==> inputs of trial 98 <==
Design cpu, start of the top module:
module cpu (
    input  clk,
    input  rst_n,
    input  [31:0] instr,
    input  [31:0] ram_data2,
    input  [10:0] start_pc,
    input  [3:0]  reg_addr,   
    output logic         waiting,
    output logic         ram_w_en1,
    output logic         ram_w_en2,
    output logic [10:0]  ram_addr2,
    output logic [31:0]  ram_in2,
    output logic [31:0]  status_out,
    output logic [31:0]  datapath_out,
    output logic [10:0]  pc_out,
    output logic [31:0]  reg_output
);
Settings: LEC_CHECK=0, CAP_MARGIN=20, CELL_PAD_IN_SITES_DETAIL_PLACEMENT=1, CORE_ASPECT_RATIO=0.52, CORE_MARGIN=3, CORE_UTILIZATION=67, CTS_CLUSTER_DIAMETER=328, CTS_CLUSTER_SIZE=17, GPL_ROUTABILITY_DRIVEN=1, GPL_TIMING_DRIVEN=0, MAX_ROUTING_LAYER=met4, MIN_ROUTING_LAYER=met2, PLACE_DENSITY_LB_ADDON=0.26, SETUP_SLACK_MARGIN=1.77, SLEW_MARGIN=10, TNS_END_PERCENT=90; clock period 7.01 ns.
run.sh (not shown) runs the stock make flow with config.mk's settings and CLKGATE_MAP_FILE=.
==> inputs of build 69, as changes to trial 98 <==
==> flow/config.mk (replaced) <==
export PLATFORM = sky130hd
export DESIGN_NAME = cpu
export DESIGN_NICKNAME = cpu
export VERILOG_FILES = /design/flow/design.v
export SDC_FILE = /design/flow/constraint.sdc
export NUM_CORES = 4
export LEC_CHECK = 0
export CAP_MARGIN = 40
export CORE_MARGIN = 2
export CORE_UTILIZATION = 72
export CTS_CLUSTER_SIZE = 33
export SETUP_SLACK_MARGIN = 2.31
export SLEW_MARGIN = 20
==> flow/constraint.sdc (replaced) <==
create_clock -name core_clock -period 7.78 [get_ports {clk}]
set_input_delay 1.5560 -clock core_clock [delete_from_list [all_inputs] [get_ports {clk}]]
set_output_delay 1.5560 -clock core_clock [all_outputs]
set_load 0.01 [all_outputs]
==> inputs of trial 30, as changes to trial 98 <==
==> flow/config.mk (replaced) <==
export PLATFORM = sky130hd
export DESIGN_NAME = cpu
export DESIGN_NICKNAME = cpu
export VERILOG_FILES = /design/flow/design.v
export SDC_FILE = /design/flow/constraint.sdc
export NUM_CORES = 4
export LEC_CHECK = 0
export CAP_MARGIN = 40
export CORE_MARGIN = 2
export CORE_UTILIZATION = 44
export SLEW_MARGIN = 20
==> flow/constraint.sdc (replaced) <==
create_clock -name core_clock -period 7.02 [get_ports {clk}]
set_input_delay 1.4040 -clock core_clock [delete_from_list [all_inputs] [get_ports {clk}]]
set_output_delay 1.4040 -clock core_clock [all_outputs]
set_load 0.01 [all_outputs]
==> changes_impl.md <==
## Flow update

- Status: stopped before the end
- Failing step: 3_5_place_dp
- Halt Reason: [ERROR DPL-0033] detailed placement checks failed during check placement.
- Core Region: 70600 µm²
- FP Rows: 70
- Fp_density: 68.1%
- Chip area: 75100 µm²
- Placer Congestion: 2.02
- # port buffers: 202
The numbers above come from trial 98.

==> changes_impl.md <==
### Changed

- PnR worst setup slack: -1.55 ns
- Main power group: combinational cells
- Chip area: 112000 µm²
- Final setup fails: 50
- Layout Check Fails: setup timing
- Fp_density: 44.3%
- Status: failed layout checks
- # port buffers: 206
- Power Total: 21.7 mW
The numbers above come from trial 30.

==> changes_impl.md <==
## Flow update

- FP Rows: 94
- Status: stopped before the end
- Halt Reason: [ERROR GRT-0116] Global routing finished with congestion. Check the congestion regions in the DRC Viewer.
- Failing step: 5_1_grt
The numbers above come from build 69.


========
==> inputs of indigo <==
Starting RTL as in the previous note.
Settings: LEC_CHECK=0, CAP_MARGIN=20, CELL_PAD_IN_SITES_DETAIL_PLACEMENT=1, CELL_PAD_IN_SITES_GLOBAL_PLACEMENT=3, CORE_ASPECT_RATIO=0.52, CORE_MARGIN=3, CORE_UTILIZATION=67, CTS_CLUSTER_DIAMETER=328, CTS_CLUSTER_SIZE=17, GPL_ROUTABILITY_DRIVEN=1, GPL_TIMING_DRIVEN=0, MAX_ROUTING_LAYER=met5, MIN_ROUTING_LAYER=met2, PLACE_DENSITY_LB_ADDON=0.26, SETUP_SLACK_MARGIN=1.77, SLEW_MARGIN=10, TNS_END_PERCENT=15; clock period 7.01 ns.
==> inputs of raven, as changes to indigo <==
- CELL_PAD_IN_SITES_DETAIL_PLACEMENT: 1 -> not set
- CELL_PAD_IN_SITES_GLOBAL_PLACEMENT: 3 -> not set
- CORE_MARGIN: 3 -> 2
- CTS_CLUSTER_DIAMETER: 328 -> not set
- GPL_ROUTABILITY_DRIVEN: 1 -> 0
- MAX_ROUTING_LAYER: met5 -> not set
- SLEW_MARGIN: 10 -> 20
- TNS_END_PERCENT: 15 -> not set
==> flow/constraint.sdc (replaced) <==
create_clock -name core_clock -period 12.0 [get_ports {clk}]
set_input_delay 2.4000 -clock core_clock [delete_from_list [all_inputs] [get_ports {clk}]]
set_output_delay 2.4000 -clock core_clock [all_outputs]
set_load 0.01 [all_outputs]
==> inputs of cedar, as changes to indigo <==
- CAP_MARGIN: 20 -> 15
- CELL_PAD_IN_SITES_DETAIL_PLACEMENT: 1 -> not set
- CELL_PAD_IN_SITES_GLOBAL_PLACEMENT: 3 -> not set
- CORE_ASPECT_RATIO: 0.52 -> not set
- CORE_MARGIN: 3 -> 2
- CORE_UTILIZATION: 67 -> 58
- CTS_CLUSTER_DIAMETER: 328 -> not set
- CTS_CLUSTER_SIZE: 17 -> 38
- GPL_TIMING_DRIVEN: 0 -> not set
- MIN_ROUTING_LAYER: met2 -> not set
- PLACE_DENSITY: not set -> 0.64
- PLACE_DENSITY_LB_ADDON: 0.26 -> not set
- SETUP_SLACK_MARGIN: 1.77 -> 1.73
- SLEW_MARGIN: 10 -> 20
- TNS_END_PERCENT: 15 -> 10
==> flow/constraint.sdc (replaced) <==
create_clock -name core_clock -period 6.59 [get_ports {clk}]
set_input_delay 1.3180 -clock core_clock [delete_from_list [all_inputs] [get_ports {clk}]]
set_output_delay 1.3180 -clock core_clock [all_outputs]
set_load 0.01 [all_outputs]
==> metrics.csv <==
metric;value;unit
run_status;aborted with a tool error;
outcome.stop_stage;global routing (5_1_grt);
chip_area;74000;um2
flow.first_error;[ERROR GRT-0116] Global routing finished with congestion. Check the congestion regions in the DRC Viewer.;
floorplan.die.height;197;um
fp_util;68.1;%
-- figures above: raven

==> metrics.csv <==
metric;value;unit
run_status;finished with violations;
layout.failed_checks;setup timing;
chip_area;85200;um2
floorplan.die.height;292;um
setup_slack;-1910;ps
setup_violations;46;
-- figures above: cedar

==> metrics.csv <==
metric;value;unit
synth.yosys.chip_area;48000;um2
floorplan.die.height;199;um
fp_util;68.1;%
outcome.stop_stage;global placement without I/O (3_1_place_gp_skip_io);
run_status;aborted with a tool error;
synthTopCellsByArea;sky130_fd_sc_hd__edfxtp_1 (29%), sky130_fd_sc_hd__mux4_2 (20%), sky130_fd_sc_hd__dfrtp_1 (5.8%);
flow.first_error;[ERROR FLW-0024] Place density exceeds 1.0 (current PLACE_DENSITY_LB_ADDON =  0.26). Please check if the value of  PLACE_DENSITY_LB_ADDON is between 0 and 0.99.;
-- figures above: indigo


========
==> inputs of run a <==
cpu again, from the RTL that the note above started with.
make LEC_CHECK=0 ABC_AREA=1 CAP_MARGIN=20 CELL_PAD_IN_SITES_GLOBAL_PLACEMENT=3 CORE_MARGIN=2 CORE_UTILIZATION=48 CTS_CLUSTER_SIZE=55 GPL_ROUTABILITY_DRIVEN=1 HOLD_SLACK_MARGIN=0.03 MAX_ROUTING_LAYER=met5 MIN_ROUTING_LAYER=met1 SETUP_SLACK_MARGIN=1.45 SLEW_MARGIN=15 TNS_END_PERCENT=5 finish   # period 10.1 ns
==> run b (differences from run a) <==
- ABC_AREA: 1 -> unset
- CAP_MARGIN: 20 -> 40
- CELL_PAD_IN_SITES_GLOBAL_PLACEMENT: 3 -> unset
- CORE_UTILIZATION: 48 -> 43
- CTS_CLUSTER_SIZE: 55 -> unset
- GPL_ROUTABILITY_DRIVEN: 1 -> unset
- HOLD_SLACK_MARGIN: 0.03 -> unset
- MAX_ROUTING_LAYER: met5 -> unset
- MIN_ROUTING_LAYER: met1 -> unset
- SETUP_SLACK_MARGIN: 1.45 -> unset
- SLEW_MARGIN: 15 -> 20
- TNS_END_PERCENT: 5 -> unset
==> flow/constraint.sdc (replaced) <==
create_clock -name core_clock -period 6.59 [get_ports {clk}]
set_input_delay 1.3180 -clock core_clock [delete_from_list [all_inputs] [get_ports {clk}]]
set_output_delay 1.3180 -clock core_clock [all_outputs]
set_load 0.01 [all_outputs]
==> run c (differences from run a) <==
- ABC_AREA: 1 -> unset
- CAP_MARGIN: 20 -> 40
- CELL_PAD_IN_SITES_GLOBAL_PLACEMENT: 3 -> unset
- CORE_UTILIZATION: 48 -> 43
- CTS_CLUSTER_SIZE: 55 -> unset
- GPL_ROUTABILITY_DRIVEN: 1 -> unset
- HOLD_SLACK_MARGIN: 0.03 -> unset
- MAX_ROUTING_LAYER: met5 -> unset
- MIN_ROUTING_LAYER: met1 -> unset
- SETUP_SLACK_MARGIN: 1.45 -> unset
- SLEW_MARGIN: 15 -> 20
- TNS_END_PERCENT: 5 -> unset
==> flow/constraint.sdc (replaced) <==
create_clock -name core_clock -period 11.9 [get_ports {clk}]
set_input_delay 2.3800 -clock core_clock [delete_from_list [all_inputs] [get_ports {clk}]]
set_output_delay 2.3800 -clock core_clock [all_outputs]
set_load 0.01 [all_outputs]
==> results.yml <==
# physical design summary
run_status:
  outcome: "did not finish"
  stop_stage: "3_1_place_gp_skip_io"
  stop_error: "[ERROR GPL-0301] Utilization 117.897 % exceeds 100%."
floorplan:
  die_h_um: 325
  die_area_sq_um: 106000
yosys:
  ys_sh_simple_pct: 20.6
  ys_cells: 7279
  synth_cells: 7279
Source of the figures above: run a

==> results.yml <==
# physical design summary
cts:
  cts_tree: "built"
  cts_hold_buf: 0
floorplan:
  die_area_sq_um: 114000
  die_h_um: 338
yosys:
  ys_cells: 4497
  ys_sh_simple_pct: 10.0
run_status:
  outcome: "timing/DRC/antenna clean"
Source of the figures above: run c

==> results.yml <==
# physical design summary
final_timing:
  setup_ws_ns: -2.00
  finalSetupViolations: 62
run_status:
  outcome: "failed layout checks"
  violations: "negative setup slack"
Source of the figures above: run b


========
==> job 8016 <==
Starting RTL as in the previous note.
// cpu
module cpu (
    input  clk,
    input  rst_n,
    input  [31:0] instr,
    input  [31:0] ram_data2,
    input  [10:0] start_pc,
    input  [3:0]  reg_addr,   
    output logic         waiting,
    output logic         ram_w_en1,
    output logic         ram_w_en2,
    output logic [10:0]  ram_addr2,
    output logic [31:0]  ram_in2,
    output logic [31:0]  status_out,
    output logic [31:0]  datapath_out,
    output logic [10:0]  pc_out,
    output logic [31:0]  reg_output
);
    logic [31:0] instr_reg;
    logic [3:0]  cond;            
    logic [6:0]  opcode;          
    logic        en_status_decode;  
    logic [3:0]  rn, rd, rs, rm;  
    logic [1:0]  shift_op;        
    logic [4:0]  imm5;            
    logic [11:0] imm12;           
    logic [23:0] imm24;           
    logic        P, U, W;         
    logic [3:0] rt;
    assign rt = rd;
    logic [31:0] status_out_dp;
    logic [31:0] datapath_out_dp;
    logic [31:0] str_data_dp;
    logic [10:0] pc_out_dp;
    logic [31:0] reg_output_dp;
    logic        waiting_ctrl;
    logic        w_en1, w_en2, w_en_ldr, sel_load_LR;
    logic [1:0]  sel_A_in, sel_B_in, sel_shift_in;
    logic        en_A, en_B, en_C, en_S;
    logic        sel_A, sel_B, sel_post_indexing;
    logic [2:0]  ALU_op;
    logic        en_status, status_rdy_ctrl;
    logic        load_ir, load_pc_ctrl;
    logic [1:0]  sel_pc_ctrl;
    logic        ram_w_en1_ctrl, ram_w_en2_ctrl;
    assign waiting = waiting_ctrl;
  ...
clock: 5.09 ns
lec_check: 0
cap_margin: 30
core_aspect_ratio: 0.91
core_margin: 2
core_utilization: 61
gpl_routability_driven: 1
max_routing_layer: met5
place_density: 0.64
setup_slack_margin: 1.52
slew_margin: 20
tns_end_percent: 10
==> job 5490 (differences from job 8016) <==
==> flow/config.mk (replaced) <==
export PLATFORM = sky130hd
export DESIGN_NAME = cpu
export DESIGN_NICKNAME = cpu
export VERILOG_FILES = /design/flow/design.v
export SDC_FILE = /design/flow/constraint.sdc
export NUM_CORES = 4
export LEC_CHECK = 0
export ABC_AREA = 1
export CAP_MARGIN = 40
export CELL_PAD_IN_SITES_DETAIL_PLACEMENT = 0
export CORE_ASPECT_RATIO = 1.09
export CORE_MARGIN = 2
export CORE_UTILIZATION = 52
export GPL_TIMING_DRIVEN = 0
export MAX_ROUTING_LAYER = met5
export MIN_ROUTING_LAYER = met2
export PLACE_DENSITY_LB_ADDON = 0.11
export SLEW_MARGIN = 20
export TNS_END_PERCENT = 80
==> flow/constraint.sdc (replaced) <==
create_clock -name core_clock -period 14.0 [get_ports {clk}]
set_input_delay 2.8000 -clock core_clock [delete_from_list [all_inputs] [get_ports {clk}]]
set_output_delay 2.8000 -clock core_clock [all_outputs]
set_load 0.01 [all_outputs]
==> job 709 (differences from job 8016) <==
==> flow/config.mk (replaced) <==
export PLATFORM = sky130hd
export DESIGN_NAME = cpu
export DESIGN_NICKNAME = cpu
export VERILOG_FILES = /design/flow/design.v
export SDC_FILE = /design/flow/constraint.sdc
export NUM_CORES = 4
export LEC_CHECK = 0
export CAP_MARGIN = 15
export CORE_MARGIN = 2
export CORE_UTILIZATION = 68
export CTS_CLUSTER_DIAMETER = 29
export CTS_CLUSTER_SIZE = 35
export MAX_ROUTING_LAYER = met4
export SETUP_SLACK_MARGIN = 1.93
export SLEW_MARGIN = 20
==> flow/constraint.sdc (replaced) <==
create_clock -name core_clock -period 7.72 [get_ports {clk}]
set_input_delay 1.5440 -clock core_clock [delete_from_list [all_inputs] [get_ports {clk}]]
set_output_delay 1.5440 -clock core_clock [all_outputs]
set_load 0.01 [all_outputs]
==> summary of the runs <==
Job 5490 aborted during global routing. Job 709 died in global routing. Job 8016 ended with an error in global routing.
Between job 709 and job 5490, the lower die area is in job 709 (gap 26%, measured against job 5490).
In area after synthesis, job 8016 and job 709 do not differ.
In synthesized cell count, job 709 and job 8016 do not differ.

========
==> inputs of violet <==
cpu again, from the RTL that the note above started with.
==> flow/config.mk <==
export PLATFORM = sky130hd
export DESIGN_NAME = cpu
export DESIGN_NICKNAME = cpu
export VERILOG_FILES = /design/flow/design.v
export SDC_FILE = /design/flow/constraint.sdc
export NUM_CORES = 4
export LEC_CHECK = 0
export CAP_MARGIN = 15
export CORE_MARGIN = 2
export CORE_UTILIZATION = 66
export MAX_ROUTING_LAYER = met4
export SETUP_SLACK_MARGIN = 2.24
export SLEW_MARGIN = 20
export TNS_END_PERCENT = 5
==> flow/constraint.sdc <==
create_clock -name core_clock -period 7.66 [get_ports {clk}]
set_input_delay 1.5320 -clock core_clock [delete_from_list [all_inputs] [get_ports {clk}]]
set_output_delay 1.5320 -clock core_clock [all_outputs]
set_load 0.01 [all_outputs]
==> maple: changes against violet <==
CAP_MARGIN = 20   (was 15)
CORE_UTILIZATION = 57   (was 66)
MAX_ROUTING_LAYER = default   (was met4)
SETUP_SLACK_MARGIN = 1.63   (was 2.24)
TNS_END_PERCENT = default   (was 5)
==> flow/constraint.sdc (replaced) <==
create_clock -name core_clock -period 6.75 [get_ports {clk}]
set_input_delay 1.3500 -clock core_clock [delete_from_list [all_inputs] [get_ports {clk}]]
set_output_delay 1.3500 -clock core_clock [all_outputs]
set_load 0.01 [all_outputs]
==> notes <==
violet did not get past global routing on GRT-0116. maple produced a layout that fails on setup timing. In violet the die size is smaller than in maple, by about 13%. In synthesized cell count, maple and violet do not differ. In area after synthesis, maple and violet do not differ.

========
==> trial 46 <==
Starting RTL as in the previous note.
Settings: LEC_CHECK=0, CAP_MARGIN=15, CORE_MARGIN=2, CORE_UTILIZATION=66, CTS_CLUSTER_SIZE=53, GPL_ROUTABILITY_DRIVEN=1, MAX_ROUTING_LAYER=met4, PLACE_DENSITY=0.64, SLEW_MARGIN=20, TNS_END_PERCENT=10; clock period 8.28 ns.
==> build 33: changes against trial 46 <==
==> flow/config.mk (replaced) <==
export PLATFORM = sky130hd
export DESIGN_NAME = cpu
export DESIGN_NICKNAME = cpu
export VERILOG_FILES = /design/flow/design.v
export SDC_FILE = /design/flow/constraint.sdc
export NUM_CORES = 4
export LEC_CHECK = 0
export CAP_MARGIN = 40
export CORE_MARGIN = 2
export CORE_UTILIZATION = 40
export SLEW_MARGIN = 20
==> flow/constraint.sdc (replaced) <==
create_clock -name core_clock -period 11.9 [get_ports {clk}]
set_input_delay 2.3800 -clock core_clock [delete_from_list [all_inputs] [get_ports {clk}]]
set_output_delay 2.3800 -clock core_clock [all_outputs]
set_load 0.01 [all_outputs]
==> impl_metrics.env <==
# implementation run metrics
export IMPL_fp_util=0.402
export IMPL_grt_remaining_overflow=0
export IMPL_post_cts_resized=0
export IMPL_global_route_usage_met3=0.0746
export IMPL_grt_met1_usage=0.443
export IMPL_die_area_sq_mm=0.123
export IMPL_detailedPlacementHpwl_microns=140000
export IMPL_gp_congestion=1.06
export IMPL_row_cnt=127
export IMPL_grt_use_met2=0.499
export IMPL_dp_cells=6071
export IMPL_status="timing/DRC/antenna clean"
That was build 33.
==> impl_metrics.env <==
# implementation run metrics
export IMPL_grt_remaining_overflow=325
export IMPL_global_route_usage_met3=0.787
export IMPL_gp_congestion=1.10
export IMPL_post_cts_resized=148
export IMPL_haltStage="global routing (5_1_grt)"
export IMPL_fp_util=0.670
export IMPL_row_cnt=98
export IMPL_status="did not finish"
export IMPL_detailedPlacementHpwl_microns=150000
export IMPL_grt_use_met2=0.948
export IMPL_dp_cells=5989
export IMPL_toolErrorMsg="[ERROR GRT-0232] Routing congestion too high. Check the congestion heatmap in the GUI."
That was trial 46.
No activity file was given, so power comes from the tool's default toggle rates.
